P:
## BobTop
module BobTop (
	clock,
	reset,
	rx,
	runway_override,
	emergency_override,
	tx,
	framing_error,
	runway_active,
	emergency,
	receiving,
	sending
);
	input wire clock;
	input wire reset;
	input wire rx;
	input wire [1:0] runway_override;
	input wire emergency_override;
	output wire tx;
	output wire framing_error;
	output wire [1:0] runway_active;
	output wire emergency;
	output wire receiving;
	output wire sending;
	wire [7:0] uart_rx_data;
	wire [7:0] uart_tx_data;
	wire uart_rx_valid;
	wire uart_tx_ready;
	wire uart_tx_send;
	UartRX #(
		.CLK_HZ(25000000),
		.BAUD_RATE(115200)
	) receiver(
		.clock(clock),
		.reset(reset),
		.rx(rx),
		.data(uart_rx_data),
		.done(uart_rx_valid),
		.framing_error(framing_error),
		.receiving(receiving)
	);
	UartTX #(
		.CLK_HZ(25000000),
		.BAUD_RATE(115200)
	) transmitter(
		.clock(clock),
		.reset(reset),
		.send(uart_tx_send),
		.data(uart_tx_data),
		.tx(tx),
		.ready(uart_tx_ready),
		.sending(sending)
	);
	reg [1:0] ro_temp;
	reg [1:0] ro_sync;
	reg eo_temp;
	reg eo_sync;
	always @(posedge clock) begin
		ro_temp <= runway_override;
		eo_temp <= emergency_override;
  ...
clock: 17.5 ns
lec_check: 0
cap_margin: 20
cell_pad_in_sites_detail_placement: 2
core_margin: 4
core_utilization: 28
hold_slack_margin: 0.01
max_routing_layer: met4
slew_margin: 40
run.sh (not shown) runs the stock make flow with config.mk's settings and CLKGATE_MAP_FILE=.
For Q, these inputs were changed with respect to P:
# P
export LEC_CHECK = 0
export CAP_MARGIN = 20
export CELL_PAD_IN_SITES_DETAIL_PLACEMENT = 2
export CORE_MARGIN = 4
export CORE_UTILIZATION = 28
export HOLD_SLACK_MARGIN = 0.01
export MAX_ROUTING_LAYER = met4
export SLEW_MARGIN = 40
create_clock -name core_clock -period 17.5 [get_ports {clock}]
# Q
export LEC_CHECK = 0
export CAP_MARGIN = 20
export CORE_MARGIN = 2
export CORE_UTILIZATION = 72
export CTS_CLUSTER_DIAMETER = 151
export SLEW_MARGIN = 20
create_clock -name core_clock -period 11.8 [get_ports {clock}]
Results
- Changes observed in Q relative to P: final total power went up by 0.89 mW, last weighted congestion value of the routability-driven placer went up by 0.062, clock buffer count went down by 13, wire length on met2 went down by 9900 µm.

* * *

Starting RTL as in the previous note.
clock: 29.5 ns
lec_check: 0
cap_margin: 20
cell_pad_in_sites_detail_placement: 0
cell_pad_in_sites_global_placement: 0
core_margin: 4
core_utilization: 39
cts_cluster_diameter: 220
gpl_timing_driven: 0
hold_slack_margin: 0.21
max_routing_layer: met4
place_density: 0.81
setup_slack_margin: 1.33
slew_margin: 20
tns_end_percent: 55
Rerun with:
Settings changed: ABC_AREA set to 0, CTS_CLUSTER_DIAMETER 220 to 60, MAX_ROUTING_LAYER met4 to met5, PLACE_DENSITY 0.81 to 0.91, TNS_END_PERCENT 55 to 30.
Clock period 29.5 ns to 14.4 ns, I/O delays scaled along.
=> The changed run produced a clean layout; utilization stays flat; sequential power grows by about 100%; clock skew grows by 0.0060 ns; worst setup slack degrades by 9.1 ns; cell area hardly moves; area after synthesis does not change; global-route usage shrinks by 0.15 points; power grows by about 110%; routed wire length grows by 3.0%; sequential share of layout area stays flat; critical path depth does not change.
Rerun with:
Settings changed: ABC_AREA 0 to not set, CELL_PAD_IN_SITES_DETAIL_PLACEMENT 0 to not set, CELL_PAD_IN_SITES_GLOBAL_PLACEMENT 0 to not set, CORE_MARGIN 4 to 2, CORE_UTILIZATION 39 to 27, CTS_CLUSTER_DIAMETER 60 to not set, GPL_TIMING_DRIVEN 0 to not set, HOLD_SLACK_MARGIN 0.21 to not set, MAX_ROUTING_LAYER met5 to not set, PLACE_DENSITY 0.91 to not set, SETUP_SLACK_MARGIN 1.33 to not set, TNS_END_PERCENT 30 to not set.
Clock period 14.4 ns to 17.7 ns, I/O delays scaled along.
Register-to-register slack improves by 3.4 ns.
Global-route usage drops by 5.6 points.
Setup slack improved by 1.6 ns.
Final area went up slightly.
Final cell count rises by a few percent.
Die area rose by well over a third.
Total power fell by about a fifth.
Wire length drops by a little under a tenth.
Core utilization drops by 14 points.
Rerun with:
Settings changed: CELL_PAD_IN_SITES_DETAIL_PLACEMENT set to 2, CORE_UTILIZATION 27 to 40, MAX_ROUTING_LAYER set to met4.
Clock period 17.7 ns to 11.3 ns, I/O delays scaled along.
Effect:
- The new run went through all stages and came out clean
- synthesized area stays the same
- setup slack gets worse by 3.9 ns
- non-clock buffer count rose by 2
- final cell count fell by about 10%
- cell area fell by about 1.8%
- routed wire length rose by about 60%
- global-route usage rose by 18 points
- hold slack gets worse by 0.0030 ns
- combinational power rose by about 90%
- first-iteration DRC count rose by about 46%

* * *

## north
BobTop again, from the RTL that the note above started with.
export LEC_CHECK = 0
export ABC_AREA = 1
export CAP_MARGIN = 40
export CORE_ASPECT_RATIO = 0.9
export CORE_MARGIN = 2
export CORE_UTILIZATION = 72
export CTS_CLUSTER_SIZE = 14
export PLACE_DENSITY_LB_ADDON = 0.14
export SETUP_SLACK_MARGIN = 2.8
export SLEW_MARGIN = 20
create_clock -name core_clock -period 9.82 [get_ports {clock}]
north: full flow OK, the timing, design-rule and antenna checks passed
The following lists how south was set up differently from north:
diff --git a/flow/config.mk b/flow/config.mk
--- a/flow/config.mk
+++ b/flow/config.mk
@@ -9,2 +9 @@
-export CAP_MARGIN = 40
-export CORE_ASPECT_RATIO = 0.9
+export CAP_MARGIN = 0
@@ -14,2 +13,2 @@
-export PLACE_DENSITY_LB_ADDON = 0.14
-export SETUP_SLACK_MARGIN = 2.8
+export PLACE_DENSITY_LB_ADDON = 0.15
+export SETUP_SLACK_MARGIN = 2.89
Results
Wire length reported by the detailed router delta (south -> north): insignificant. Going from north to south, the clock share of power was found to have gone up by 2.0 points. Changes observed in south relative to north: via count of the first global-routing pass saw a decrease, worst reg-to-reg path cell count saw an increase, post-route clock period utilization saw a decrease. Area added between synthesis and finish, north and south: higher on south. For the final worst clock skew, south came in 0.0055 ns higher than north did. Cmp north and south / sequential share of layout area / higher: north. | final critical delay including setup and external delays | south vs north | better |. south: all stages complete, timing, DRC and antenna checks passed. Proportion of power drawn by combinational gates: south vs north down 0.6 points. Combinational power: south vs north — no meaningful difference.
--- input diff south..east ---
diff --git a/flow/config.mk b/flow/config.mk
--- a/flow/config.mk
+++ b/flow/config.mk
@@ -9 +9 @@
-export CAP_MARGIN = 0
+export CAP_MARGIN = 20
@@ -13,2 +13,2 @@
-export PLACE_DENSITY_LB_ADDON = 0.15
-export SETUP_SLACK_MARGIN = 2.89
+export PLACE_DENSITY_LB_ADDON = 0.1
+export SETUP_SLACK_MARGIN = 2.67
==> comparison <==
NOTE post-layout total power south->east increased by a few percent. As far as last weighted congestion value of the routability-driven placer is concerned, east and south perform about the same. Diff south -> east: routed wire length up about 0.64%; slew of the pin with the lowest slew margin has decreased; relative area of clock buffers and inverters in the final design grew by 1.1 points; pre-CTS worst setup slack now sits lower; count of placed standard cells in the final layout, fillers left out has remained practically unchanged. Delta (east minus south): sequential share of layout area now smaller; hold violation total from the final report comparable.
Relative to east, the following input files were edited for west:
diff --git a/flow/config.mk b/flow/config.mk
--- a/flow/config.mk
+++ b/flow/config.mk
@@ -9 +9,2 @@
-export CAP_MARGIN = 20
+export CAP_MARGIN = 0
+export CORE_ASPECT_RATIO = 0.89
@@ -13 +14 @@
-export PLACE_DENSITY_LB_ADDON = 0.1
+export PLACE_DENSITY_LB_ADDON = 0.15
The final cycle utilization of the critical path of east and that of west are within noise of each other.
Measured against east, the site row count of west comes out at 0.943 times the reference value.
Summary of the comparison: total power is lower in west, relative to east.
Detail-routed net length per standard cell of east is on par with west.
Worst setup slack on west is up relative to east.
Fraction of power consumed by the clock network, east and west: higher on east
Diff east..west | full die area | negligible
Relative to east, combinational share of power increased by 0.7 points in west.
Power and IR drop assume default switching activity.
